==> flow/design.v <==
`timescale 1ns/10ps
module mm_gcd (
    clock,
    reset,
    a,
    b,
    c,
    start,
    finished
);
input clock;
input reset;
input [31:0] a;
input [31:0] b;
output [31:0] c;
reg [31:0] c;
input start;
output finished;
reg finished;
reg [31:0] y;
reg [31:0] x;
always @(posedge clock) begin: MM_GCD_RTL
    if (reset == 0) begin
        y <= 0;
        x <= 0;
        finished <= 1;
        c <= 0;
    end
    else begin
        if (start) begin
            finished <= 1'b0;
            x <= a;
            y <= b;
        end
        else begin
            if ((y == 0)) begin
                finished <= 1'b1;
                c <= x;
            end
            else if ((x > y)) begin
                x <= (x - y);
            end
            else begin
                y <= (y - x);
            end
        end
    end
end
endmodule
==> flow/run.sh <==
#!/bin/bash
# the make line also repeats each setting of config.mk as NAME=value (left out here)
make -C /OpenROAD-flow-scripts/flow DESIGN_CONFIG=/design/flow/config.mk WORK_HOME=/design/flow/orfs CLKGATE_MAP_FILE= finish
==> flow/config.mk <==
export PLATFORM = sky130hd
export DESIGN_NAME = mm_gcd
export DESIGN_NICKNAME = mm_gcd
export VERILOG_FILES = /design/flow/design.v
export SDC_FILE = /design/flow/constraint.sdc
export NUM_CORES = 4
export LEC_CHECK = 0
export ABC_AREA = 1
export CAP_MARGIN = 20
export CELL_PAD_IN_SITES_GLOBAL_PLACEMENT = 1
export CORE_ASPECT_RATIO = 0.79
export CORE_MARGIN = 3
export CORE_UTILIZATION = 45
export CTS_CLUSTER_SIZE = 30
export GPL_TIMING_DRIVEN = 0
export MAX_ROUTING_LAYER = met4
export MIN_ROUTING_LAYER = met1
export PLACE_DENSITY = 0.61
export SLEW_MARGIN = 15
export TNS_END_PERCENT = 45
==> flow/constraint.sdc <==
create_clock -name core_clock -period 2.35 [get_ports {clock}]
set_input_delay 0.4700 -clock core_clock [delete_from_list [all_inputs] [get_ports {clock}]]
set_output_delay 0.4700 -clock core_clock [all_outputs]
set_load 0.01 [all_outputs]
==> results.txt, run 1 <==
The implementation run finished. The flow ran to the end, but the layout failed its checks. The layout checks failed on setup timing. Entering global routing, the biggest net connects 17 pins.

Hold path depth landed at 2. Layout net count landed at ~1800. sky130_fd_sc_hd__nand2_1 takes more of the synthesized area than any other cell. At the end of routability-driven placement, the weighted congestion stood at 1.02. Sequential-to-total area share from yosys stat landed at 0.225.

Relative area change from synthesis to final layout landed at 31.2%. Worst setup timing slack at the placement stage landed at -0.466 ns.

STA lists the startpoint of the worst register-to-register path as x[0]. Post-route DRC violation count landed at 0. In this run, the synthesized area fraction spent on AND-OR/OR-AND gates is recorded as 0.129. Per STA, the worst path is made up of inv_2 -> ha_4 -> fa_2 -> inv_2 -> nand2_2 -> nand2_4 -> nand2_2 -> nand2_2 -> nand2_2 -> nand2_2 -> nand2_2 -> nand2_4 -> nand3_4 -> nand2_8 -> clkinvlp_4 -> nor2_1 -> nor2_1. Broken down by cell family, the worst path's largest delay share belongs to simple AND/OR/NAND/NOR gates. The first global-routing pass estimated slightly above 50000 µm of wire.

Worst hold margin landed at roughly 0.48 ns. Half-perimeter wire length after detailed placement landed at 27500 µm. Fraction of the mapped netlist area in simple logic gates landed at 0.379. Number of levels in the clock H-tree landed at 3. Recorded from the global router log, the overflow total was 0. Dividing the synthesized area by the synthesized cell count gives about 5.7 µm². Delay of the slowest critical-path stage landed at 0.41 ns. The worst setup path is captured at a register. Note that the worst hold path type here is register to register.

Along the critical path, the tally of buffer and inverter instances is 3. The setup path with the least slack is of type register to register. In the post-synthesis netlist, the biggest area contributors are sky130_fd_sc_hd__nand2_1 25%, sky130_fd_sc_hd__dfxtp_1 22%, sky130_fd_sc_hd__inv_1 11%, sky130_fd_sc_hd__ha_1 9.1%, sky130_fd_sc_hd__a21oi_1 7.6%. Count of yosys warnings during synthesis landed at 1. The floorplan step records an initial core utilization of 0.464. Total vias in the final route landed at roughly 10000. STA puts the critical path data arrival time at ~2.6 ns. Post-route period utilization is reported as 1.00. After the first detailed-routing iteration, the DRC count stood at between 1000 and 1500.

The detail route stage leaves a number of antenna-violating nets equal to 0. Per the detail_route report, vias per standard cell equal between 5 and 6. Hold-check failures listed in the final report amount to 0. By instance count, the cell type seen most on the critical path is sky130_fd_sc_hd__nand2_2. The report lists the number of standard-cell rows as roughly 44. Max-slew check failures listed in the final report amount to 0.

Buffer levels on the longest clock path landed at 2. The worst hold path begins at y[25]. Setup repair after global routing could not meet its margin everywhere. In this run the worst setup path terminates at x[22]. Per the Yosys statistics, synthesis produced approximately 1500 cells.

The registers of the reported paths see a clock transition of approximately 0.08 ns. Per the STA report, the cell with the highest stage delay on the worst path is sky130_fd_sc_hd__fa_2. Number of warnings the tools reported landed at approximately 60. For the pin with the worst max-slew slack, the measured transition is 0.897 ns. Relative max-transition margin landed at 0.402. The via count of the first global-routing pass was a little over 9000.

The region available for standard cell placement spans 18600 µm². By area, the combinational part of the netlist is dominated by simple AND/OR/NAND/NOR gates. Among all flip-flop cells after synthesis, the most frequent one is sky130_fd_sc_hd__dfxtp_1. Post-synthesis chip area from yosys landed at approximately 8600 µm². STA shows the worst min-delay path finishing at y[25]. Chip height landed at roughly 130 µm. The first detailed-routing pass ran for 6 iterations.

In this run, synthesis inferred 0 flip-flops with an integrated enable. Summed over all layers, the routed wires come to 35000 µm. Logic depth of the worst register-to-register path landed at 17. Flop and latch count out of synthesis landed at approximately 97. Clock tree synthesis inserted a total of 9 buffers.

Footprint of the flip-flops and latches landed at ~2000 µm². The cell sitting at the root of the clock tree is a sky130_fd_sc_hd__clkbuf_16. Yosys reports the multiplexer fraction of the synthesized area as 0.

Along the worst path, the maximum fanout reaches 5. Final critical-path required period landed at between 2 and 2.5 ns. The die is 162 µm wide.

The launch point of the critical path was reported as x[0]. Async set-or-reset flop fraction in the synthesized netlist landed at 0. TritonCTS built the clock tree. Number of top-level design ports landed at ~100.

Unique cell type count in the Yosys netlist landed at 36. The area fraction of the largest cell type after synthesis is 0.246. Maximum frequency from static timing analysis landed at about 420 MHz. Number of logic stages on the critical path including buffering landed at 17. Initial antenna violation count landed at 1. Share of the synthesized netlist area taken by xor and xnor gates landed at 0.0304. Max-cap check violation count landed at 0. The layout report lists the multi-input gate area as slightly above 6000 µm². Of the total synthesized cell area, the portion taken by full adders, half adders and majority gates is 0.0960. Port buffering added ~98 buffers. Yosys reports that the most numerous cell types are 566 x sky130_fd_sc_hd__nand2_1, 248 x sky130_fd_sc_hd__inv_1, 131 x sky130_fd_sc_hd__a21oi_1, 102 x sky130_fd_sc_hd__nand3_1, 97 x sky130_fd_sc_hd__dfxtp_1. The worst setup path is launched from a register.

The chip occupies roughly 21000 µm². Cell area after synthesis landed at 8630 µm². Setup slack on the worst reg-to-reg path comes out at -0.006 ns. The worst register-to-register path ends at x[22]. Number of sinks handled by clock tree synthesis landed at 97. Counting every net in the synthesized netlist gives between 1500 and 2000. Total global routing track utilization landed at 0.338.

Between clock sinks in the finished design, the worst skew comes to approximately 0.010 ns. For the worst-skew pair, the clock arrives at the later sink with an insertion delay of between 0.3 and 0.4 ns. The final timing report gives a worst setup slack of -0.00580 ns.

Routed wirelength normalized by instance count landed at about 18 µm. Number of inserted filler cells in the final layout landed at around 1900. Synthesis handed over a netlist of ~1500 instances. Final setup violation count landed at 2. Data on the critical path is required at its endpoint by between 2 and 3 ns. The synthesis stats list as the most numerous cell sky130_fd_sc_hd__nand2_1.
-- timing repair --
action | in CTS | in global routing
pin swaps | 14 | 34
gates cloned | 0 | 1
endpoints found under the setup margin | 95 | 85
setup buffers | 17 | 14
resized | 110 | 136
hold endpoints to repair | 0 | 0
hold buffers | 0 | 0
-- through the flow --
step	area [µm²]	util	std cells	setup TNS, ns
2_1_floorplan	8630	-	1509	0
5_1_grt	11300	0.609	1906	-3.15
6_report	11300	0.609	1906	-0.00889
4_1_cts	10700	0.577	1891	0
3_5_place_dp	9930	0.534	1860	-28.85
3_3_place_gp	9930	0.534	1860	-25.31
-- layer usage --
metal  share of wire  vias to the layer above  routed length (µm)  track usage
li1                -                     4937                   -            -
met1            0.49                     4599               17200        0.496
met3           0.089                       42                3110       0.0684
met4           0.024                        0                 839        0.103
met2            0.39                      409               13800        0.462
met5               0                        -                   0            -
-- layout make-up --
| class | instances | area share |
|---|---|---|
| repair buffers | 130 | 0.109 |
| clock inverters | 5 | 0.00342 |
| plain buffers | 50 | 0.0318 |
| diodes | 1 | 0.000221 |
| well taps | 253 | 0.0279 |
| flip-flops and latches | 97 | 0.175 |
| clock buffers | 11 | 0.0223 |
| multi-input cells | 1106 | 0.546 |
| inverters | 253 | 0.0842 |
==> inputs of run 2 (changes only) <==
Settings changed: ABC_AREA 1 to default, CAP_MARGIN 20 to 30, CELL_PAD_IN_SITES_DETAIL_PLACEMENT from default to 2, CELL_PAD_IN_SITES_GLOBAL_PLACEMENT 1 to default, CORE_ASPECT_RATIO 0.79 to default, CORE_MARGIN 3 to 2, CORE_UTILIZATION 45 to 40, CTS_CLUSTER_SIZE 30 to 29, GPL_ROUTABILITY_DRIVEN from default to 1, GPL_TIMING_DRIVEN 0 to 1, HOLD_SLACK_MARGIN from default to -0.01, MIN_ROUTING_LAYER met1 to met2, PLACE_DENSITY 0.61 to default, PLACE_DENSITY_LB_ADDON from default to 0.16, SETUP_SLACK_MARGIN from default to 0.58, SLEW_MARGIN 15 to 20, TNS_END_PERCENT 45 to 40.
Clock period 2.35 ns to 6.59 ns, I/O delays scaled along.
==> run 2 against run 1 <==
Final cell count is 32% lower. The run now finishes clean. Sequential share of layout area up 4.0 points. Highest routed layer unchanged. Global-route usage increased by 24 points. First-iteration DRC count up 150%. Area after synthesis is 12% lower.
==> results.txt, run 2 <==
The implementation run finished. The final setup violation count is 0 (-2). The hold path depth came to 2 (unchanged). Detailed-routing wirelength on met1 landed at 0 µm (-100%). Relative area change from synthesis to final layout landed at 18.3%. Number of standard-cell rows in the floorplan landed at 50 (+14%).

The layout net count came to 1187 (-33%). The number of hold-slack violations in the final timing report is 0 (unchanged). The synthesis report names the predominant flop master as sky130_fd_sc_hd__dfxtp_1.

The number of gates resized after CTS came to 0 (-100%).

The chip height came to 142 µm (+10%). The routed wirelength normalized by instance count is 28.3 µm (+54%). Wire length of the first global-routing pass landed at 54900 µm (+5.7%). Clock tree skew after final layout landed at 0.0185 ns (+0.00857 ns).

The max-cap check violation count was 0 (unchanged). Count of yosys warnings during synthesis landed at 1 (unchanged). The number of enable flip-flop cells is 0 (unchanged). Floorplan-stage core utilization landed at 0.408 (-0.0561). The worst hold margin was 0.459 ns (-0.0189 ns). Of the combinational cells, the family taking the most area is AND-OR/OR-AND gates.

Per STA, the worst path is made up of inv_1 -> ha_1 -> nand4_1 -> nor3_1 -> nand3_1 -> o31ai_1 -> a21o_1 -> nand3_4 -> a211o_1 -> nand2_1. Setup TNS landed at 0 ns (+0.00889 ns). Total vias in the final route landed at 11355 (+14%).

The number of buffers added to fix hold violations after cts was 0 (unchanged). The clock buffer count from CTS is 9 (unchanged). Sum of met2 wire segment lengths after detailed routing landed at 17200 µm (+25%).

Area fraction in mux cells landed at 0.00525 (+0.00525). The number of top-level design ports came to 100 (unchanged). Number of pins with negative max-slew slack in the final report landed at 0 (unchanged). Final period utilization landed at 0.676 (-0.326). The share of the synthesized netlist area taken by xor and xnor gates came to 0.0620 (+0.0316). Initial DRC count landed at 2973 (+150%).

Number of logic stages on the critical path including buffering landed at 10 (-7). Maximum number of pins on one net before global-route repair landed at 40 (+23). The required time at the endpoint of the critical path is 6.91 ns (+4.29 ns). STA classifies the critical path endpoint as a register. According to the timing report, the critical path is captured at y[4]. The first-pass iteration count of the detailed router came to 12 (+6).

The slowest stage of the critical path is the sky130_fd_sc_hd__o31ai_1 cell. The buffer levels on the longest clock path came to 2 (unchanged).

The clock-pin slew of the registers on the worst-case setup and hold paths was 0.09 ns (about the same). Final critical-path required period landed at 4.46 ns (+2.10 ns). Setup slack of the worst register-to-register path landed at 2.13 ns (+2.14 ns). Post-synthesis share of cell area spent on and-or and or-and gates landed at 0.316 (+0.187). The buffering stage count on the worst path with inverters included is 1 (-2). Cell area after synthesis landed at 7630 µm² (-12%). The worst register-to-register path ends at y[4]. The main area contributors are sky130_fd_sc_hd__dfxtp_1 25%, sky130_fd_sc_hd__ha_1 10%, sky130_fd_sc_hd__a21oi_1 8.3%, sky130_fd_sc_hd__nand2_1 6.7%, sky130_fd_sc_hd__xnor2_1 4.0%.

Insertion delay to the later sink of the worst-skew pair landed at 0.38 ns (about the same). Setup repair after global routing left no endpoint under its margin. Chip area landed at 20200 µm² (-3.4%).

The number of warnings the tools reported is 57 (-5.0%). The flow ran to the end and the layout has no timing, DRC or antenna violations. The tree is rooted in a sky130_fd_sc_hd__clkbuf_16. Critical path arrival landed at 4.78 ns (+2.16 ns). Yosys stat cell total landed at 997 (-34%). Remaining global-route overflow landed at 0 (unchanged). The post-route DRC violation count was 0 (unchanged).

The worst setup path is of the register to register kind. The post-CTS setup-driven buffer insertion count came to 0 (-17). The most critical min-delay path falls under register to register. The synthesis run shows the most used standard cells to be 136 x sky130_fd_sc_hd__nand2_1, 127 x sky130_fd_sc_hd__a21oi_1, 97 x sky130_fd_sc_hd__dfxtp_1, 81 x sky130_fd_sc_hd__inv_1, 63 x sky130_fd_sc_hd__ha_1. Number of buffers added on ports landed at 99 (+1.0%).

STA shows the worst min-delay path finishing at c[3]. The via count of the first global-routing pass came to 12909 (+42%). The slew at the pin closest to its max-slew limit came to 0.963 ns (+0.0660 ns). The relative max-transition margin was 0.357 (-0.0447). Sequential-to-total area share from yosys stat landed at 0.255 (+0.0296). Total global routing track utilization landed at 0.576 (+0.238).

Chip width landed at 142 µm (-12%). Tracing the worst setup path back leads to its startpoint at y[14]. For the worst reg-to-reg path, the startpoint reported by OpenROAD is y[14]. In this design, the largest share of critical-path delay is due to AND-OR/OR-AND gates.

Number of levels in the clock H-tree landed at 3 (unchanged). The delay of the slowest critical-path stage was 0.75 ns (+0.34 ns). The worst setup path is launched from a register.

Post-synthesis chip area from yosys landed at 7630 µm² (-12%). Post-synthesis area per instance landed at 7.65 µm² (+34%). By instance count, the leading cell after synthesis is sky130_fd_sc_hd__nand2_1. Half-perimeter wire length after detailed placement landed at 27000 µm (-1.9%). Largest driver fanout on the critical path landed at 19 (+14). The core area was 18700 µm² (+0.52%). Adder-cell share of the synthesized area landed at 0.109 (+0.0126). Looking at hold timing, the worst path starts from c[3]. The detailed router used layers up to and including met4. Logic depth of the worst register-to-register path landed at 10 (-7).

Post-synthesis instance total landed at 997 (-34%). Fraction of synthesized cell area taken by the top area cell type landed at 0.255 (+0.00847). Flop and latch count out of synthesis landed at 97 (unchanged). The number of inserted filler cells in the final layout was 2127 (+9.9%). TritonCTS built the clock tree. The last weighted congestion value of the routability-driven placer was 1.01 (-1.7%).

The synthesized design spends more area on one cell type than any other, namely sky130_fd_sc_hd__dfxtp_1. Floorplan net count landed at 1129 (-31%). The sum of routed wire length over all layers is 36700 µm (+4.8%). Number of antenna-violating nets in the routed design landed at 0 (unchanged).

Initial antenna violation count landed at 0 (-1). The final cell utilization of the core was 0.482 (-0.126). Number of sinks handled by clock tree synthesis landed at 97 (unchanged). Fraction of the mapped netlist area in simple logic gates landed at 0.172 (-0.207). Met3 wire length landed at 13500 µm (+330%). Async set-or-reset flop fraction in the synthesized netlist landed at 0 (unchanged). The unique cell type count in the Yosys netlist was 80 (+120%). The detail-routed via count per cell came to 8.78 (+67%). Maximum frequency from static timing analysis landed at 224 MHz (-47%).
-- run 2: metrics by stage --
step           instance area, µm²  worst slack, ns  instances
6_report                     9020             2.13       1294
5_1_grt                      9020             2.12       1293
4_1_cts                      9010             2.43       1292
3_5_place_dp                 8720             2.35       1277
3_3_place_gp                 8640             2.11       1273
2_1_floorplan                7630             3.74        997
-- run 2: routing by layer --
| layer | track usage | vias up |
|---|---|---|
| li1 | - | 3604 |
| met1 | - | 3611 |
| met2 | 0.686 | 3522 |
| met3 | 0.634 | 618 |
| met4 | 0.257 | 0 |
| met5 | - | - |
-- run 2: cell type report --
type	count	area, µm²	area share
tap	234	293	0.0325
clock buffer	9	225	0.0250
sequential	97	1940	0.215
inverter	83	312	0.0345
multi-input combinational	755	5070	0.562
antenna	1	2.50	0.000277
timing repair buffer	109	1100	0.122
clock inverter	6	73.8	0.00818
==> inputs of run 3 (changes only) <==
Settings changed: CAP_MARGIN 30 to 20, CTS_CLUSTER_SIZE 29 to default, GPL_ROUTABILITY_DRIVEN 1 to 0, GPL_TIMING_DRIVEN 1 to 0, HOLD_SLACK_MARGIN -0.01 to default, MAX_ROUTING_LAYER met4 to default, MIN_ROUTING_LAYER met2 to default, PLACE_DENSITY_LB_ADDON 0.16 to 0.18, SETUP_SLACK_MARGIN 0.58 to 1.33.
==> run 3 against run 2 <==
Still clean. Final cell count grew 3.9%. Die area did not move. First-iteration DRC count decreased by 73%. Critical path depth grew 2. Via count decreased by 18%. Flip-flop count unchanged. Worst hold slack gained 0.0084 ns. Wire length up 23%. Count of clock-buffer cells in the layout grew 1. Critical path type unchanged. Largest cell class unchanged. Highest routed layer unchanged.
==> results.txt, run 3 <==
The implementation run finished. The run finished with no timing, DRC or antenna violations. Hold path depth landed at 2 (unchanged). The count of yosys warnings during synthesis is 1 (unchanged). The routed wirelength normalized by instance count is 33.6 µm (+19%).

The number of top-level design ports is 100 (unchanged). Floorplan net count landed at 1129 (unchanged).

For hold timing, the worst endpoint is c[6]. From synthesis to final layout, the design area changed by 20.6%. The core area is 18700 µm² (unchanged). STA classifies the critical path endpoint as a register. The setup TNS is 0 ns (unchanged). Async set-or-reset flop fraction in the synthesized netlist landed at 0 (unchanged). The remaining global-route overflow was 0 (unchanged). The buffer levels on the longest clock path is 2 (unchanged). The floorplan-stage core utilization was 0.408 (unchanged). Post-synthesis share of cell area spent on and-or and or-and gates landed at 0.316 (unchanged).

Cell area after synthesis landed at 7630 µm² (unchanged). The required time at the endpoint of the critical path came to 6.83 ns (-0.08 ns). The post-synthesis chip area from yosys was 7630 µm² (unchanged). CTS placed an instance of sky130_fd_sc_hd__clkbuf_16 at the clock tree root. The unique cell type count in the Yosys netlist is 80 (unchanged). The startpoint identified for the worst hold timing path is c[6].

Number of buffers added on ports landed at 98 (-1.0%). In the synthesized netlist the dominant register cell turns out to be sky130_fd_sc_hd__dfxtp_1. Per STA, the library cell used most along the worst path is sky130_fd_sc_hd__o21ai_0. Setup repair after global routing left no endpoint under its margin. For reference, the most critical setup path is categorized as register to register.

STA classifies the critical path startpoint as a register. The launch point of the critical path was reported as x[0]. Yosys attributes the largest share of cell area to sky130_fd_sc_hd__dfxtp_1 25%, sky130_fd_sc_hd__ha_1 10%, sky130_fd_sc_hd__a21oi_1 8.3%, sky130_fd_sc_hd__nand2_1 6.7%, sky130_fd_sc_hd__xnor2_1 4.0%. Per STA, the worst path accumulates the most delay in the family AND-OR/OR-AND gates.

The number of antenna diodes was 0 (-1). Final period utilization landed at 0.632 (-0.0442). The post-synthesis area per instance came to 7.65 µm² (unchanged). Buffering stage count on the worst path with inverters included landed at 1 (unchanged). The chip width was 142 µm (unchanged). The number of standard-cell rows in the floorplan is 50 (unchanged). The critical path arrival was 4.41 ns (-0.37 ns).

The commonest cells after synthesis are 136 x sky130_fd_sc_hd__nand2_1, 127 x sky130_fd_sc_hd__a21oi_1, 97 x sky130_fd_sc_hd__dfxtp_1, 81 x sky130_fd_sc_hd__inv_1, 63 x sky130_fd_sc_hd__ha_1. Relative max-transition margin landed at 0.297 (-0.0607). Wire length of the first global-routing pass landed at 67700 µm (+23%). Via count of the first global-routing pass landed at 10568 (-18%). Number of enable flip-flop cells landed at 0 (unchanged).

The clock buffer count from CTS came to 9 (unchanged). Number of warnings the tools reported landed at 57 (unchanged). The final cell count without fillers came to 1345 (+3.9%). Initial DRC count landed at 814 (-73%). The number of logic stages on the critical path including buffering is 12 (+2). The chip area came to 20200 µm² (unchanged).

The setup slack of the worst register-to-register path came to 2.42 ns (+0.29 ns). The first-pass iteration count of the detailed router is 6 (-6). Number of buffers added to fix hold violations after cts landed at 0 (unchanged).

The post-route DRC violation count is 0 (unchanged). Layout net count landed at 1238 (+4.3%). The largest total area in the synthesized netlist belongs to sky130_fd_sc_hd__dfxtp_1. The sequential-to-total area share from yosys stat came to 0.255 (unchanged). Share of the synthesized netlist area taken by xor and xnor gates landed at 0.0620 (unchanged). Maximum frequency from static timing analysis landed at 240 MHz (+7.0%). The final setup violation count was 0 (unchanged).

Number of levels in the clock H-tree landed at 3 (unchanged). For the worst reg-to-reg path, the startpoint reported by OpenROAD is x[0]. The capture point of the worst register-to-register path is recorded as x[22].

The number of sinks handled by clock tree synthesis is 97 (unchanged). The type recorded for the worst min-delay path is register to register. The number of pins with negative max-slew slack in the final report came to 0 (unchanged).

For this design, the slowest cell found on the critical path is sky130_fd_sc_hd__o21ai_0. The final cell utilization of the core came to 0.492 (+0.00923). Number of hold-slack violations in the final timing report landed at 0 (unchanged).

Detail-routed via count per cell landed at 6.92 (-21%). Flop and latch count out of synthesis landed at 97 (unchanged). Number of antenna-violating nets in the routed design landed at 0 (unchanged). The half-perimeter wire length after detailed placement is 32200 µm (+19%). Largest driver fanout on the critical path landed at 3 (-16). Clock-pin slew of the registers on the worst-case setup and hold paths landed at 0.08 ns (about the same).

The slew at the pin closest to its max-slew limit is 1.05 ns (+0.0882 ns). The post-placement cell count came to 1329 (+4.1%). Number of gates resized after CTS landed at 0 (unchanged). Clock tree skew after final layout landed at 0.00659 ns (-0.0119 ns). Adder-cell share of the synthesized area landed at 0.109 (unchanged). Insertion delay to the later sink of the worst-skew pair landed at 0.38 ns (about the same). The logic depth of the worst register-to-register path is 12 (+2).

Initial antenna violation count landed at 0 (unchanged). Total global routing track utilization landed at 0.452 (-0.124). Final critical-path required period landed at 4.17 ns (-0.291 ns). In this run the worst setup path terminates at x[22]. Maximum number of pins on one net before global-route repair landed at 19 (-53%). Post-synthesis instance total landed at 997 (unchanged). Chip height landed at 142 µm (unchanged).

Total vias in the final route landed at 9302 (-18%). Among all cell types in the netlist, the one instantiated most often is sky130_fd_sc_hd__nand2_1. The fraction of the mapped netlist area in simple logic gates came to 0.172 (unchanged).

Walking the worst path, the cells encountered are inv_1 -> ha_1 -> fa_1 -> nand2b_2 -> a21oi_2 -> o41ai_1 -> o21ai_0 -> a21boi_0 -> o21ai_0 -> a21boi_0 -> xor2_1 -> o21ai_0. The delay of the slowest critical-path stage is 0.66 ns (-0.09 ns). The sum of routed wire length over all layers is 45200 µm (+23%).

Yosys stat cell total landed at 997 (unchanged). Among the non-sequential cells, AND-OR/OR-AND gates take the most area. TritonCTS built the clock tree. Post-CTS setup-driven buffer insertion count landed at 0 (unchanged). Max-cap check violation count landed at 0 (unchanged). The fraction of synthesized cell area taken by the top area cell type is 0.255 (unchanged). The area fraction in mux cells came to 0.00525 (unchanged).
==> run 3: stage by stage <==
step / cell area (µm²) / hold slack, ns / worst slack, ns
2_1_floorplan: 7630 / 0.449 / 3.74
3_3_place_gp: 8900 / 0.444 / 2.97
3_5_place_dp: 8900 / 0.455 / 2.69
4_1_cts: 9200 / 0.467 / 2.66
5_1_grt: 9200 / 0.505 / 2.43
6_report: 9200 / 0.468 / 2.42
==> run 3: layout make-up <==
cell class / count / area [µm²]
fill: 2056 / 9510
multi-input combinational: 755 / 5060
sequential: 97 / 1940
timing repair buffer: 98 / 981
inverter: 83 / 312
buffer: 62 / 309
tap: 234 / 293
clock buffer: 10 / 239
clock inverter: 6 / 55.1
==> run 3: metal layers <==
metal,track usage,routed length [µm],vias to the layer above
li1,-,-,3743
met1,0.478,16000,4578
met2,0.759,21400,660
met3,0.0945,3230,321
met4,0.404,4670,0
met5,0,0,-
==> inputs of run 4 (changes only) <==
Settings changed: CELL_PAD_IN_SITES_DETAIL_PLACEMENT 2 to default, CORE_UTILIZATION 40 to 66, CTS_CLUSTER_DIAMETER from default to 91, GPL_ROUTABILITY_DRIVEN 0 to default, GPL_TIMING_DRIVEN 0 to default, PLACE_DENSITY_LB_ADDON 0.18 to default, SETUP_SLACK_MARGIN 1.33 to -0.17, TNS_END_PERCENT 40 to default.
Clock period 6.59 ns to 2.67 ns, I/O delays scaled along.
==> run 4 against run 3 <==
The flow now stops in global routing. Area after synthesis is the same. Die area shrank 38%. Synthesized cell count is the same.
==> results.txt, run 4 <==
Implementation results. The post-placement cell count is 1383 (+4.1%). Unique cell type count in the Yosys netlist landed at 80 (unchanged). The core area is 11400 µm² (-39%). CTS placed an instance of sky130_fd_sc_hd__clkbuf_16 at the clock tree root. Adder-cell share of the synthesized area landed at 0.109 (unchanged). Share of the synthesized netlist area taken by xor and xnor gates landed at 0.0620 (unchanged). Number of sinks handled by clock tree synthesis landed at 97 (unchanged). The tool reported: "[ERROR GRT-0232] Routing congestion too high. Check the congestion heatmap in the GUI". Remaining global-route overflow landed at just over 200. Chip height landed at 112 µm (-22%).

The biggest area contributor in the post-synthesis netlist is sky130_fd_sc_hd__dfxtp_1. The number of standard-cell rows in the floorplan came to 39 (-22%). Post-synthesis chip area from yosys landed at 7630 µm² (unchanged). The stage where the run came to a stop is global routing. The flop and latch count out of synthesis is 97 (unchanged). Floorplan net count landed at 1129 (unchanged). Grouping non-sequential cells by family puts the most area in AND-OR/OR-AND gates.

Yosys attributes the largest share of cell area to sky130_fd_sc_hd__dfxtp_1 25%, sky130_fd_sc_hd__ha_1 10%, sky130_fd_sc_hd__a21oi_1 8.3%, sky130_fd_sc_hd__nand2_1 6.7%, sky130_fd_sc_hd__xnor2_1 4.0%. Fraction of synthesized cell area taken by the top area cell type landed at 0.255 (unchanged). The half-perimeter wire length after detailed placement came to 22000 µm (-32%). The number of top-level design ports came to 100 (unchanged). The flow did not finish. The sequential-to-total area share from yosys stat was 0.255 (unchanged).

Number of levels in the clock H-tree landed at 3 (unchanged). Area fraction in mux cells landed at 0.00525 (unchanged). The floorplan-stage core utilization is 0.671 (+0.263). Total global routing track utilization landed at 0.815. The number of buffers added on ports is 99 (+1.0%). By count the netlist is led by 136 x sky130_fd_sc_hd__nand2_1, 127 x sky130_fd_sc_hd__a21oi_1, 97 x sky130_fd_sc_hd__dfxtp_1, 81 x sky130_fd_sc_hd__inv_1, 63 x sky130_fd_sc_hd__ha_1. The yosys stat cell total was 997 (unchanged).

The chip area is 12400 µm² (-38%). The most frequently used library cell after synthesis is sky130_fd_sc_hd__nand2_1. Last weighted congestion value of the routability-driven placer landed at between 1 and 1.5.

The count of yosys warnings during synthesis came to 1 (unchanged). The async set-or-reset flop fraction in the synthesized netlist was 0 (unchanged). Post-synthesis instance total landed at 997 (unchanged). Chip width landed at 112 µm (-22%).

The clock buffer count from CTS came to 9 (unchanged). The most used flip-flop cell after synthesis is sky130_fd_sc_hd__dfxtp_1. The post-synthesis share of cell area spent on and-or and or-and gates is 0.316 (unchanged). Fraction of the mapped netlist area in simple logic gates landed at 0.172 (unchanged).

The number of enable flip-flop cells came to 0 (unchanged). The post-synthesis area per instance is 7.65 µm² (unchanged). Cell area after synthesis landed at 7630 µm² (unchanged). Buffer levels on the longest clock path landed at 2 (unchanged).
==> run 4: repair_timing <==
| item | in CTS |
|---|---|
| resized | 26 |
| endpoints found under the setup margin | 63 |
| gates cloned | 1 |
| hold buffers | 0 |
| setup buffers | 2 |
| pin swaps | 5 |
==> run 4: per-stage QoR <==
step / hold WS [ns] / setup WS [ns] / area (µm²)
4_1_cts: 0.455 / -0.208 / 10500
3_5_place_dp: 0.445 / -0.389 / 10100
2_1_floorplan: 0.449 / -0.150 / 7630
3_3_place_gp: 0.442 / -0.176 / 10100
==> run 4: layer usage <==
metal,track usage,GRT overflow
met3,0.647,4
met1,0.789,1
met5,0.153,0
met4,0.905,91
met2,0.994,107
==> inputs of run 5 (changes only) <==
Settings changed: CORE_UTILIZATION 66 to 72, CTS_CLUSTER_DIAMETER 91 to 30, CTS_CLUSTER_SIZE from default to 36, SETUP_SLACK_MARGIN -0.17 to -0.21.
Clock period 2.67 ns to 2.68 ns, I/O delays scaled along.
==> run 5 against run 4 <==
The flow stops in clock tree synthesis. Area after synthesis unchanged. Synthesized cell count stayed put. Die area down 8.0%.
==> results.txt, run 5 <==
Implementation results. The run stopped with a tool error. The run ended at clock tree synthesis. The tool reported: "[ERROR DPL-0038] Utilization greater than 100%, impossible to legalize". The main area contributors are sky130_fd_sc_hd__dfxtp_1 25%, sky130_fd_sc_hd__ha_1 10%, sky130_fd_sc_hd__a21oi_1 8.3%, sky130_fd_sc_hd__nand2_1 6.7%, sky130_fd_sc_hd__xnor2_1 4.0%. The post-synthesis instance total is 997 (unchanged). Count of yosys warnings during synthesis landed at 1 (unchanged).

The post-synthesis area per instance was 7.65 µm² (unchanged). The post-synthesis chip area from yosys was 7630 µm² (unchanged). The half-perimeter wire length after detailed placement came to 26900 µm (+22%). Floorplan-stage core utilization landed at 0.739 (+0.0680). The chip height was 107 µm (-4.1%). Per the synth stats, the flop cell with the highest instance count is sky130_fd_sc_hd__dfxtp_1.

The number of buffers added on ports is 99 (unchanged). Sequential-to-total area share from yosys stat landed at 0.255 (unchanged). The post-synthesis share of cell area spent on and-or and or-and gates was 0.316 (unchanged). Area fraction in mux cells landed at 0.00525 (unchanged).

The post-placement cell count is 1356 (-2.0%). Chip area landed at 11400 µm² (-8.0%). The chip width was 107 µm (-4.1%). By count the netlist is led by 136 x sky130_fd_sc_hd__nand2_1, 127 x sky130_fd_sc_hd__a21oi_1, 97 x sky130_fd_sc_hd__dfxtp_1, 81 x sky130_fd_sc_hd__inv_1, 63 x sky130_fd_sc_hd__ha_1. Unique cell type count in the Yosys netlist landed at 80 (unchanged). Worst setup timing slack at the placement stage landed at -0.595 ns (-0.206 ns). The adder-cell share of the synthesized area was 0.109 (unchanged). Yosys stat cell total landed at 997 (unchanged).

Among the non-sequential cells, AND-OR/OR-AND gates take the most area. Looking at area per cell type in the netlist, the leader is sky130_fd_sc_hd__dfxtp_1. The core area is 10300 µm² (-9.2%). Flop and latch count out of synthesis landed at 97 (unchanged). Number of top-level design ports landed at 100 (unchanged). Last weighted congestion value of the routability-driven placer landed at 1.17 (+8.6%). Number of standard-cell rows in the floorplan landed at 37 (-5.1%). The number of enable flip-flop cells was 0 (unchanged). Fraction of synthesized cell area taken by the top area cell type landed at 0.255 (unchanged). The floorplan net count came to 1129 (unchanged). Yosys instantiated no cell more often than sky130_fd_sc_hd__nand2_1. The fraction of the mapped netlist area in simple logic gates came to 0.172 (unchanged).

The cell area after synthesis was 7630 µm² (unchanged). The share of the synthesized netlist area taken by xor and xnor gates came to 0.0620 (unchanged). Async set-or-reset flop fraction in the synthesized netlist landed at 0 (unchanged).
## run 5: per-stage QoR
stage	hold WS [ns]	utilization	instance area [µm²]
detailed placement	0.452	0.962	9930
global placement	0.443	0.962	9930
floorplan	0.449	-	7630
==> inputs of run 6 (changes only) <==
Settings changed: ABC_AREA from default to 1, CAP_MARGIN 20 to 10, CELL_PAD_IN_SITES_DETAIL_PLACEMENT from default to 2, CELL_PAD_IN_SITES_GLOBAL_PLACEMENT from default to 1, CORE_UTILIZATION 72 to 56, CTS_CLUSTER_DIAMETER 30 to 376, CTS_CLUSTER_SIZE 36 to 71, GPL_TIMING_DRIVEN from default to 0, HOLD_SLACK_MARGIN from default to 0.12, MIN_ROUTING_LAYER from default to met2, PLACE_DENSITY_LB_ADDON from default to 0.18, SETUP_SLACK_MARGIN -0.21 to default, SLEW_MARGIN 20 to 40.
Clock period 2.68 ns to 2.22 ns, I/O delays scaled along.
==> run 6 against run 5 <==
The flow stops in global placement. Synthesized cell count grew 51%. Die area grew 44%. Area after synthesis grew 13%.
==> results.txt, run 6 <==
Implementation results. It got as far as global placement and failed there. The area fraction in mux cells was 0 (-0.00525). After synthesis, the largest family of logic cells by area is simple AND/OR/NAND/NOR gates. Yosys reports that the most numerous cell types are 566 x sky130_fd_sc_hd__nand2_1, 248 x sky130_fd_sc_hd__inv_1, 131 x sky130_fd_sc_hd__a21oi_1, 102 x sky130_fd_sc_hd__nand3_1, 97 x sky130_fd_sc_hd__dfxtp_1. The sequential-to-total area share from yosys stat came to 0.225 (-0.0296). The adder-cell share of the synthesized area was 0.0960 (-0.0126).

The post-synthesis instance total was 1509 (+51%). The cell area after synthesis was 8630 µm² (+13%). Number of top-level design ports landed at 100 (unchanged). The chip area is 16400 µm² (+44%). Share of the synthesized netlist area taken by xor and xnor gates landed at 0.0304 (-0.0316). The flow did not finish.

The first error in the log reads "[ERROR FLW-0024] Place density exceeds 1.0 (current PLACE_DENSITY_LB_ADDON =  0.18). Please check if the value of  PLACE_DENSITY_LB_ADDON is between 0 and 0.99". The chip height is 128 µm (+20%). Chip width landed at 128 µm (+20%). Unique cell type count in the Yosys netlist landed at 36 (-55%). The most common cell in the synthesized netlist is sky130_fd_sc_hd__nand2_1. The post-synthesis area per instance was 5.72 µm² (-25%). sky130_fd_sc_hd__nand2_1 takes more of the synthesized area than any other cell. Fraction of the mapped netlist area in simple logic gates landed at 0.379 (+0.207).

The post-synthesis share of cell area spent on and-or and or-and gates was 0.129 (-0.187). Post-synthesis chip area from yosys landed at 8630 µm² (+13%). Flop and latch count out of synthesis landed at 97 (unchanged). The core area came to 15100 µm² (+47%).

Floorplan net count landed at 1641 (+45%). The floorplan-stage core utilization is 0.570 (-0.169). The count of yosys warnings during synthesis came to 1 (unchanged). Fraction of synthesized cell area taken by the top area cell type landed at 0.246 (-0.00847). For this run, the leading register cell type out of synthesis is sky130_fd_sc_hd__dfxtp_1. Async set-or-reset flop fraction in the synthesized netlist landed at 0 (unchanged). The number of enable flip-flop cells is 0 (unchanged).

Number of standard-cell rows in the floorplan landed at 45 (+22%). By area the synthesized netlist is led by sky130_fd_sc_hd__nand2_1 25%, sky130_fd_sc_hd__dfxtp_1 22%, sky130_fd_sc_hd__inv_1 11%, sky130_fd_sc_hd__ha_1 9.1%, sky130_fd_sc_hd__a21oi_1 7.6%. The yosys stat cell total was 1509 (+51%).
==> inputs of run 7 (changes only) <==
Settings changed: ABC_AREA 1 to default, CAP_MARGIN 10 to 0, CELL_PAD_IN_SITES_DETAIL_PLACEMENT 2 to default, CORE_ASPECT_RATIO from default to 1.43, CORE_MARGIN 2 to 5, CORE_UTILIZATION 56 to 52, CTS_CLUSTER_DIAMETER 376 to 42, CTS_CLUSTER_SIZE 71 to 24, HOLD_SLACK_MARGIN 0.12 to default, MIN_ROUTING_LAYER met2 to default, PLACE_DENSITY_LB_ADDON 0.18 to 0.01, SLEW_MARGIN 40 to 10, TNS_END_PERCENT from default to 70.
Clock period 2.22 ns to 4.08 ns, I/O delays scaled along.
==> run 7 against run 6 <==
Now clean on timing, DRC and antenna. Synthesized cell count down 34%. Area after synthesis shrank 12%. Die area is 4.9% higher.
==> results.txt, run 7 <==
The implementation run finished. Insertion delay to the later sink of the worst-skew pair landed at between 0.3 and 0.4 ns. Setup slack of the worst register-to-register path landed at roughly 0.5 ns. Per the GRT congestion report, total overflow comes to 0. Chip width landed at 111 µm (-13%). The startpoint identified for the worst hold timing path is c[23].

Derived from the worst setup path, the maximum achievable clock frequency is about 280 MHz. Flop and latch count out of synthesis landed at 97 (unchanged). STA puts the critical path data required time at around 4.3 ns. The timing report lists the critical path depth as 11 cells.

Logic depth of the worst register-to-register path landed at 11. By count the netlist is led by 136 x sky130_fd_sc_hd__nand2_1, 127 x sky130_fd_sc_hd__a21oi_1, 97 x sky130_fd_sc_hd__dfxtp_1, 81 x sky130_fd_sc_hd__inv_1, 63 x sky130_fd_sc_hd__ha_1. The share of the synthesized netlist area taken by xor and xnor gates is 0.0620 (+0.0316). Setup TNS landed at 0 ns. Unique cell type count in the Yosys netlist landed at 80 (+120%). The commonest register cell is sky130_fd_sc_hd__dfxtp_1. Number of inserted filler cells in the final layout landed at 1430. The sequential-to-total area share from yosys stat was 0.255 (+0.0296). Initial DRC count landed at 522. Hold path depth landed at 2. Setup repair after global routing left no endpoint under its margin.

Final cell utilization of the core landed at 0.625. Data on the critical path arrives at its endpoint at between 3 and 4 ns. According to the timing report, the critical path is captured at y[29].

The most critical min-delay path falls under register to register. The area fraction in mux cells was 0.00525 (+0.00525). Looking at the gate-level netlist, the highest instance count belongs to sky130_fd_sc_hd__nand2_1. Core area landed at 14600 µm² (-3.7%).

Post-synthesis share of cell area spent on and-or and or-and gates landed at 0.316 (+0.187). sky130_fd_sc_hd__dfxtp_1 takes more of the synthesized area than any other cell. The floorplan net count is 1129 (-31%). For hold timing, the worst endpoint is c[23].

The post-synthesis instance total was 997 (-34%). The smallest clock period supported by the final layout is computed as around 3.6 ns. Post-CTS timing repair inserted 0 buffers for setup. Number of standard-cell rows in the floorplan landed at 53 (+18%).

Relative max-transition margin landed at 0.432. Between the synthesized netlist and the finished layout, the area growth was recorded as 19.6%. For this run, the total global-route usage over all layers was measured as 0.310. By area, the combinational part of the netlist is dominated by AND-OR/OR-AND gates. STA classifies the critical path endpoint as a register. For this design, the CTS-stage hold fixing added 0 buffers. For this design, the sink count on the clock tree is just under 100.

The largest individual stage delay along the critical path comes from the cell sky130_fd_sc_hd__o31ai_1. Fraction of the mapped netlist area in simple logic gates landed at 0.172 (-0.207). Clock tree skew after final layout landed at about 0.0064 ns. For the worst reg-to-reg path, the endpoint reported by OpenROAD is y[29]. The script parses the final routing iteration and logs DRC violations as 0.

In the setup report, the worst path falls into the class register to register. Once detailed placement completed, the half-perimeter wirelength came to between 20000 and 25000 µm.

At the pin with the least slew margin, the transition time is 0.849 ns. Multi-input gate area in the final layout landed at 5060 µm². The critical path maximum fanout is 7. Dividing the detail-routed wire length by the instance count gives roughly 21 µm.

The initial antenna violation count is 0. Count of yosys warnings during synthesis landed at 1 (unchanged). For the worst reg-to-reg path, the startpoint reported by OpenROAD is y[4].

The critical path starts at y[4]. The script logs the ratio of routed vias to standard cells as between 6 and 7. CTS reports a maximum clock tree buffer depth of 2. Number of levels in the clock H-tree landed at 3. Yosys stat cell total landed at 997 (-34%).

Dividing the final minimum period by the clock period gives 0.879. Chip height landed at 155 µm (+21%). Warnings raised by the tools during the run amount to between 50 and 60. Entering global routing, the biggest net connects 18 pins.

Together, buffers and inverters on the worst path number 1. Chip area landed at 17200 µm² (+4.9%). Sum of routed wire length over all layers landed at about 28000 µm.

The flow ran to the end and the layout has no timing, DRC or antenna violations. The largest single stage delay on the critical path is 0.61 ns. Number of pins with negative max-slew slack in the final report landed at 0. The floorplan-stage core utilization came to 0.523 (-0.0471).

Async set-or-reset flop fraction in the synthesized netlist landed at 0 (unchanged). STA classifies the critical path startpoint as a register. After synthesis, the cell types taking the most area are sky130_fd_sc_hd__dfxtp_1 25%, sky130_fd_sc_hd__ha_1 10%, sky130_fd_sc_hd__a21oi_1 8.3%, sky130_fd_sc_hd__nand2_1 6.7%, sky130_fd_sc_hd__xnor2_1 4.0%. The cell sitting at the root of the clock tree is a sky130_fd_sc_hd__clkbuf_16. Routability-driven placement finished with a final weighted congestion of ~0.99. The post-synthesis chip area from yosys was 7630 µm² (-12%). The routed layout has between 7000 and 8000 vias.

Layout net count landed at between 1000 and 1500. Number of hold-slack violations in the final timing report landed at 0.

Footprint of the flip-flops and latches landed at slightly below 2000 µm². Number of top-level design ports landed at 100 (unchanged). Number of antenna-violating nets in the routed design landed at 0. Per the post-CTS timing run, clock transition at the registers of the reported paths is approximately 0.070 ns. The cell area after synthesis is 7630 µm² (-12%).

The post-synthesis area per instance came to 7.65 µm² (+34%).

The fraction of synthesized cell area taken by the top area cell type came to 0.255 (+0.00847). Via count of the first global-routing pass landed at approximately 7500. According to the report, the first pass of detailed routing completed in 6 iterations. Clock buffer count from CTS landed at 9.

On the critical path the largest part of the delay comes from simple AND/OR/NAND/NOR gates. TritonCTS built the clock tree. The run reported a max-capacitance violation count of 0.

Number of antenna diodes landed at 0. The adder-cell share of the synthesized area was 0.109 (+0.0126). Wire length of the first global-routing pass landed at approximately 40000 µm. The cell sequence reported for the critical path is inv_1 -> ha_1 -> and2_1 -> nand4_1 -> nor3_1 -> nand3_1 -> o31ai_1 -> a21oi_1 -> nor3_2 -> a21boi_1 -> a2111oi_2. The number of enable flip-flop cells came to 0 (unchanged). The final timing report counts setup violations totalling 0. Per the placement log, port buffering inserted between 90 and 100 buffers.

Number of gates resized after CTS landed at 0.
run 7: final cells by class:
class / instances / share of cell area
sequential: 97 / 0.213
multi-input combinational: 755 / 0.555
inverter: 83 / 0.0341
tap: 192 / 0.0263
clock buffer: 9 / 0.0247
clock inverter: 6 / 0.00562
buffer: 62 / 0.0339
timing repair buffer: 98 / 0.108
run 7: layer usage:
layer | GRT usage | routed length (µm) | vias up
met5 | 0 | 0 | -
met4 | 0.196 | 1810 | 0
met3 | 0.0372 | 1220 | 88
met2 | 0.554 | 13900 | 284
met1 | 0.346 | 10600 | 3749
li1 | - | - | 3751
run 7: stage by stage:
stage / area, µm² / hold WS (ns) / setup slack, ns / instances
detailed placement: 8850 / 0.446 / 0.606 / 1287
global route: 9130 / 0.478 / 0.277 / 1302
global placement: 8850 / 0.442 / 0.591 / 1287
CTS: 9130 / 0.456 / 0.580 / 1302
floorplan: 7630 / 0.449 / 1.23 / 997
finish: 9130 / 0.453 / 0.492 / 1302
==> inputs of run 8 (changes only) <==
Settings changed: ABC_AREA from default to 1, CELL_PAD_IN_SITES_GLOBAL_PLACEMENT 1 to default, CORE_ASPECT_RATIO 1.43 to default, CORE_MARGIN 5 to 2, CORE_UTILIZATION 52 to 72, CTS_CLUSTER_DIAMETER 42 to 232, CTS_CLUSTER_SIZE 24 to 72, GPL_TIMING_DRIVEN 0 to default, PLACE_DENSITY from default to 0.66, PLACE_DENSITY_LB_ADDON 0.01 to default, SETUP_SLACK_MARGIN from default to -0.23, SLEW_MARGIN 10 to 20, TNS_END_PERCENT 70 to default.
Clock period 4.08 ns to 2.38 ns, I/O delays scaled along.
==> run 8 against run 7 <==
Fmax increased by 40%. Flip-flop count did not move. Critical endpoint is now y[27]. The layout now fails its checks (setup timing). Core utilization up 27 points. Final cell count grew 36%. First-iteration DRC count grew to 3.3 times the previous value.
==> results.txt, run 8 <==
The implementation run finished. The chip width was 113 µm (+2.0%). The floorplan-stage core utilization is 0.746 (+0.224). Maximum number of pins on one net before global-route repair landed at 54 (+36). For the worst reg-to-reg path, the endpoint reported by OpenROAD is y[27].

The critical path arrival is 2.80 ns (-1.00 ns). Maximum frequency from static timing analysis landed at 392 MHz (+40%).

The reasons given for failing layout checks are setup timing. Worst setup timing slack at the placement stage landed at -0.121 ns (-0.728 ns). Sequential-to-total area share from yosys stat landed at 0.225 (-0.0296). The remaining global-route overflow was 0 (unchanged).

Looking at the setup timing report, the critical path kind is register to register. The clock tree skew after final layout was 0.0115 ns (+0.00512 ns). According to the hold report, the worst path is of the register to register type. Per STA, the endpoint of the critical path is y[27]. Multi-input gate area in the final layout landed at 5550 µm² (+9.6%). The sum of routed wire length over all layers came to 30800 µm (+12%). The post-synthesis instance total came to 1509 (+51%). The number of enable flip-flop cells came to 0 (unchanged).

Among all cell types in the netlist, the one instantiated most often is sky130_fd_sc_hd__nand2_1. Half-perimeter wire length after detailed placement landed at 21400 µm (-3.4%). Number of levels in the clock H-tree landed at 3 (unchanged). The async set-or-reset flop fraction in the synthesized netlist came to 0 (unchanged). The final critical-path required period was 2.55 ns (-1.03 ns). The largest total area in the synthesized netlist belongs to sky130_fd_sc_hd__nand2_1. Number of sinks handled by clock tree synthesis landed at 97 (unchanged).

Relative max-transition margin landed at 0.633 (+0.201). From synthesis to final layout, the design area changed by 20.3%.

Number of top-level design ports landed at 100 (unchanged). The chip height is 113 µm (-27%). Unique cell type count in the Yosys netlist landed at 36 (-55%).

The number of inserted filler cells in the final layout is 628 (-56%). The number of standard-cell rows in the floorplan came to 39 (-26%). Among cell families on the critical path, the largest total delay comes from simple AND/OR/NAND/NOR gates.

Max-cap check violation count landed at 0 (unchanged). The buffering stage count on the worst path with inverters included was 2 (+1). Fraction of synthesized cell area taken by the top area cell type landed at 0.246 (-0.00847). The timing report shows the most common cell along the critical path to be sky130_fd_sc_hd__nand2_1. The root buffer cell chosen for the clock tree is sky130_fd_sc_hd__clkbuf_16.

The hold path depth is 2 (unchanged). The number of buffers added to fix hold violations after cts is 0 (unchanged). The flop and latch count out of synthesis came to 97 (unchanged). The last weighted congestion value of the routability-driven placer was 1.17 (+18%). The final cell count without fillers is 1766 (+36%). The total vias in the final route came to 10750 (+37%). Initial antenna violation count landed at 0 (unchanged).

After synthesis, the most frequently instantiated cells are 566 x sky130_fd_sc_hd__nand2_1, 248 x sky130_fd_sc_hd__inv_1, 131 x sky130_fd_sc_hd__a21oi_1, 102 x sky130_fd_sc_hd__nand3_1, 97 x sky130_fd_sc_hd__dfxtp_1. Number of logic stages on the critical path including buffering landed at 15 (+4). Buffer levels on the longest clock path landed at 2 (unchanged).

In the synthesized netlist, the dominant kind of combinational cell is simple AND/OR/NAND/NOR gates. Post-placement cell count landed at 1748 (+36%). Slew at the pin closest to its max-slew limit landed at 0.550 ns (-0.299 ns). The required time at the endpoint of the critical path is 2.63 ns (-1.66 ns). Post-route DRC violation count landed at 0 (unchanged). The largest individual stage delay along the critical path comes from the cell sky130_fd_sc_hd__ha_1.

The wire length of the first global-routing pass came to 48200 µm (+17%). The final period utilization is 1.07 (+0.194). Final setup violation count landed at 53 (+53).

The footprint of the flip-flops and latches is 1940 µm² (about the same). TritonCTS built the clock tree. Post-synthesis chip area from yosys landed at 8630 µm² (+13%).

Number of antenna-violating nets in the routed design landed at 0 (unchanged). The area fraction in mux cells is 0 (-0.00525). The worst register-to-register path begins at y[10]. Setup repair after global routing could not meet its margin everywhere. The synthesis report names the predominant flop master as sky130_fd_sc_hd__dfxtp_1. The most critical setup path has its startpoint at y[10]. The report lists the cells along the critical path as inv_1 -> ha_1 -> nand2_1 -> inv_1 -> nand2_1 -> nor2_1 -> nand2_1 -> nand3b_1 -> nand2_1 -> nand2_1 -> nand2_1 -> nand3_1 -> nand2_1 -> nand2_1 -> a21oi_1. Fraction of the mapped netlist area in simple logic gates landed at 0.379 (+0.207). The minimum setup slack in the final design is -0.174 ns (-0.666 ns). Sorting the synthesized cells by area gives the leading types as sky130_fd_sc_hd__nand2_1 25%, sky130_fd_sc_hd__dfxtp_1 22%, sky130_fd_sc_hd__inv_1 11%, sky130_fd_sc_hd__ha_1 9.1%, sky130_fd_sc_hd__a21oi_1 7.6%. The count of yosys warnings during synthesis was 1 (unchanged). The run finished, with violations left. The via count of the first global-routing pass was 10075 (+34%).

The worst hold path terminates at y[25]. The number of buffers added on ports is 99 (+1.0%). The share of the synthesized netlist area taken by xor and xnor gates is 0.0304 (-0.0316). Yosys stat cell total landed at 1509 (+51%). Worst hold margin landed at 0.493 ns (+0.0401 ns). Total global routing track utilization landed at 0.471 (+0.161). The core area came to 11600 µm² (-21%). The total non-filler cell area in the finished layout is 10400 µm² (+14%). Clock buffer count from CTS landed at 9 (unchanged).

The routed wirelength normalized by instance count is 17.5 µm (-17%). The placement-stage cell area is 9980 µm² (+13%). Number of pins with negative max-slew slack in the final report landed at 0 (unchanged). Post-synthesis area per instance landed at 5.72 µm² (-25%). The worst setup path is captured at a register. The post-synthesis share of cell area spent on and-or and or-and gates came to 0.129 (-0.187). The setup slack of the worst register-to-register path is -0.17 ns (-0.67 ns).

Logic depth of the worst register-to-register path landed at 15 (+4). Initial DRC count landed at 1704 (+230%). The delay of the slowest critical-path stage was 0.42 ns (-0.19 ns).

Number of warnings the tools reported landed at 61 (+7.0%). The first-pass iteration count of the detailed router came to 9 (+3). Looking at hold timing, the worst path starts from y[25]. The floorplan net count was 1641 (+45%). Layout net count landed at 1750 (+41%).

The number of hold-slack violations in the final timing report came to 0 (unchanged). The number of antenna diodes was 0 (unchanged). Largest driver fanout on the critical path landed at 6 (-1).

Clock-pin slew of the registers on the worst-case setup and hold paths landed at 0.08 ns (about the same). Adder-cell share of the synthesized area landed at 0.0960 (-0.0126). Chip area landed at 12900 µm² (-25%). The insertion delay to the later sink of the worst-skew pair is 0.37 ns (about the same). The detail-routed via count per cell is 6.09 (+0.68%). The worst setup path is launched from a register. The cell area after synthesis was 8630 µm² (+13%).
run 8: layout make-up:
| type | count | share of cell area |
|---|---|---|
| Clock buffer | 11 | 0.0243 |
| Clock inverter | 5 | 0.00362 |
| Inverter | 253 | 0.0918 |
| Multi-Input combinational cell | 1106 | 0.534 |
| Sequential cell | 97 | 0.187 |
| Tap cell | 143 | 0.0172 |
| Timing Repair Buffer | 151 | 0.141 |
run 8: routing by layer:
layer | track usage | up-vias | share of wire
met5 | 0 | - | 0
met4 | 0.302 | 0 | 0.075
met1 | 0.583 | 4705 | 0.36
met2 | 0.742 | 925 | 0.43
li1 | - | 4874 | -
met3 | 0.106 | 246 | 0.14
run 8: what timing repair did:
item | CTS | global route
setup endpoints to repair | 1 | 46
gates resized | 1 | 29
buffers inserted | 0 | 2
pin swaps | 0 | 1
run 8: stage by stage:
step,util,TNS [ns]
finish,0.898,-3.21
floorplan,-,0
detailed placement,0.863,-1.01
global placement,0.863,0
global route,0.898,-11.72
CTS,0.889,-2.60
==> inputs of run 9 (changes only) <==
Settings changed: CAP_MARGIN 0 to 20, CTS_CLUSTER_DIAMETER 232 to 109, CTS_CLUSTER_SIZE 72 to 10, GPL_TIMING_DRIVEN from default to 0, PLACE_DENSITY 0.66 to default, PLACE_DENSITY_LB_ADDON from default to 0.0, SETUP_SLACK_MARGIN -0.23 to 0.31.
Clock period 2.38 ns to 1.03 ns, I/O delays scaled along.
==> run 9 against run 8 <==
Synthesized cell count is the same. The run now fails in global placement. Area after synthesis stayed put. Die area did not move.
==> results.txt, run 9 <==
Implementation results. Core area landed at 11600 µm² (unchanged). Yosys stat cell total landed at 1509 (unchanged). Looking at area per cell type in the netlist, the leader is sky130_fd_sc_hd__nand2_1. The commonest cells after synthesis are 566 x sky130_fd_sc_hd__nand2_1, 248 x sky130_fd_sc_hd__inv_1, 131 x sky130_fd_sc_hd__a21oi_1, 102 x sky130_fd_sc_hd__nand3_1, 97 x sky130_fd_sc_hd__dfxtp_1. The flow halted during global placement. The flow did not finish. The floorplan-stage core utilization was 0.746 (unchanged). The unique cell type count in the Yosys netlist was 36 (unchanged). Share of the synthesized netlist area taken by xor and xnor gates landed at 0.0304 (unchanged).

Fraction of the mapped netlist area in simple logic gates landed at 0.379 (unchanged). Sequential-to-total area share from yosys stat landed at 0.225 (unchanged). The cell area after synthesis came to 8630 µm² (unchanged). The chip area was 12900 µm² (unchanged). Fraction of synthesized cell area taken by the top area cell type landed at 0.246 (unchanged). The first error in the log reads "[ERROR FLW-0024] Place density exceeds 1.0 (current PLACE_DENSITY_LB_ADDON =  0.0). Please check if the value of  PLACE_DENSITY_LB_ADDON is between 0 and 0.99".

The post-synthesis share of cell area spent on and-or and or-and gates was 0.129 (unchanged). By instance count, the leading cell after synthesis is sky130_fd_sc_hd__nand2_1. Number of standard-cell rows in the floorplan landed at 39 (unchanged).

Number of top-level design ports landed at 100 (unchanged). The adder-cell share of the synthesized area is 0.0960 (unchanged). Sorting the synthesized cells by area gives the leading types as sky130_fd_sc_hd__nand2_1 25%, sky130_fd_sc_hd__dfxtp_1 22%, sky130_fd_sc_hd__inv_1 11%, sky130_fd_sc_hd__ha_1 9.1%, sky130_fd_sc_hd__a21oi_1 7.6%.

The async set-or-reset flop fraction in the synthesized netlist was 0 (unchanged). The count of yosys warnings during synthesis came to 1 (unchanged). The synthesis report names the predominant flop master as sky130_fd_sc_hd__dfxtp_1. Number of enable flip-flop cells landed at 0 (unchanged).

Flop and latch count out of synthesis landed at 97 (unchanged). Post-synthesis chip area from yosys landed at 8630 µm² (unchanged). Chip width landed at 113 µm (unchanged). Post-synthesis instance total landed at 1509 (unchanged). The area fraction in mux cells is 0 (unchanged).

Post-synthesis area per instance landed at 5.72 µm² (unchanged). Floorplan net count landed at 1641 (unchanged). Yosys shows that the main logic family after synthesis is simple AND/OR/NAND/NOR gates. Chip height landed at 113 µm (unchanged).
==> inputs of run 10 (changes only) <==
Settings changed: ABC_AREA 1 to default, CTS_CLUSTER_DIAMETER 109 to 30, CTS_CLUSTER_SIZE 10 to 36, GPL_TIMING_DRIVEN 0 to default, PLACE_DENSITY_LB_ADDON 0.0 to 0.26, SETUP_SLACK_MARGIN 0.31 to 0.66.
Clock period 1.03 ns to 3.42 ns, I/O delays scaled along.
==> run 10 against run 9 <==
The run fails in global routing. Area after synthesis is 12% lower. Die area is 11% lower. Synthesized cell count is 34% lower.
==> results.txt, run 10 <==
Implementation results. Post-placement cell count landed at between 1000 and 1500. Number of top-level design ports landed at 100 (unchanged). The core area is 10300 µm² (-11%). Placement-stage cell area landed at 8780 µm². Number of buffers added to fix hold violations after cts landed at 0. The area fraction in mux cells was 0.00525 (+0.00525). Per the run summary, the flow got no further than global routing. Buffer levels on the longest clock path landed at 2. Yosys stat cell total landed at 997 (-34%). The global route stage reports its total congestion overflow as roughly 1100. Last weighted congestion value of the routability-driven placer landed at about 1.1. TritonCTS created 9 clock buffers. Half-perimeter wire length after detailed placement landed at ~19000 µm.

The fraction of the mapped netlist area in simple logic gates came to 0.172 (-0.207). The number of standard-cell rows in the floorplan was 37 (-5.1%). Number of buffers added on ports landed at between 90 and 100. The flop and latch count out of synthesis came to 97 (unchanged). For this design, the sink count on the clock tree is approximately 97. In the post-synthesis netlist, the cell with the most instances is sky130_fd_sc_hd__nand2_1. The tree is rooted in a sky130_fd_sc_hd__clkbuf_8. The post-synthesis instance total came to 997 (-34%).

Sequential-to-total area share from yosys stat landed at 0.255 (+0.0296). Total global routing track utilization landed at 1.01. Number of levels in the clock H-tree landed at 3.

The commonest cells after synthesis are 136 x sky130_fd_sc_hd__nand2_1, 127 x sky130_fd_sc_hd__a21oi_1, 97 x sky130_fd_sc_hd__dfxtp_1, 81 x sky130_fd_sc_hd__inv_1, 63 x sky130_fd_sc_hd__ha_1. The share of the synthesized netlist area taken by xor and xnor gates is 0.0620 (+0.0316). Count of yosys warnings during synthesis landed at 1 (unchanged). The chip height came to 107 µm (-5.8%).

Floorplan net count landed at 1129 (-31%). Cell area after synthesis landed at 7630 µm² (-12%). Floorplan-stage core utilization landed at 0.739 (-0.00758).

The async set-or-reset flop fraction in the synthesized netlist came to 0 (unchanged). Adder-cell share of the synthesized area landed at 0.109 (+0.0126). The run stopped with a tool error.

The first error in the log reads "[ERROR GRT-0232] Routing congestion too high. Check the congestion heatmap in the GUI". The post-synthesis chip area from yosys came to 7630 µm² (-12%). Of the combinational cells, the family taking the most area is AND-OR/OR-AND gates. The fraction of synthesized cell area taken by the top area cell type came to 0.255 (+0.00847).

The post-synthesis area per instance is 7.65 µm² (+34%). Chip width landed at 107 µm (-5.8%). Post-synthesis share of cell area spent on and-or and or-and gates landed at 0.316 (+0.187). Number of enable flip-flop cells landed at 0 (unchanged). The unique cell type count in the Yosys netlist is 80 (+120%).

The chip area was 11400 µm² (-11%). The pre-CTS setup check shows a worst slack of about 0.089 ns. The synthesis report lists the most area-consuming cells as sky130_fd_sc_hd__dfxtp_1 25%, sky130_fd_sc_hd__ha_1 10%, sky130_fd_sc_hd__a21oi_1 8.3%, sky130_fd_sc_hd__nand2_1 6.7%, sky130_fd_sc_hd__xnor2_1 4.0%.

The commonest register cell is sky130_fd_sc_hd__dfxtp_1. Summed over all instances, the cell type with the most area after synthesis is sky130_fd_sc_hd__dfxtp_1.
-- run 10: what timing repair did --
action	in CTS
gates cloned	2
pin swaps	30
endpoints found under the setup margin	64
buffers inserted	28
resized	99
-- run 10: routing by layer --
metal,GRT overflow,track usage
met4,271,1.17
met5,2,0.457
met3,15,0.754
met1,9,0.877
met2,809,1.35
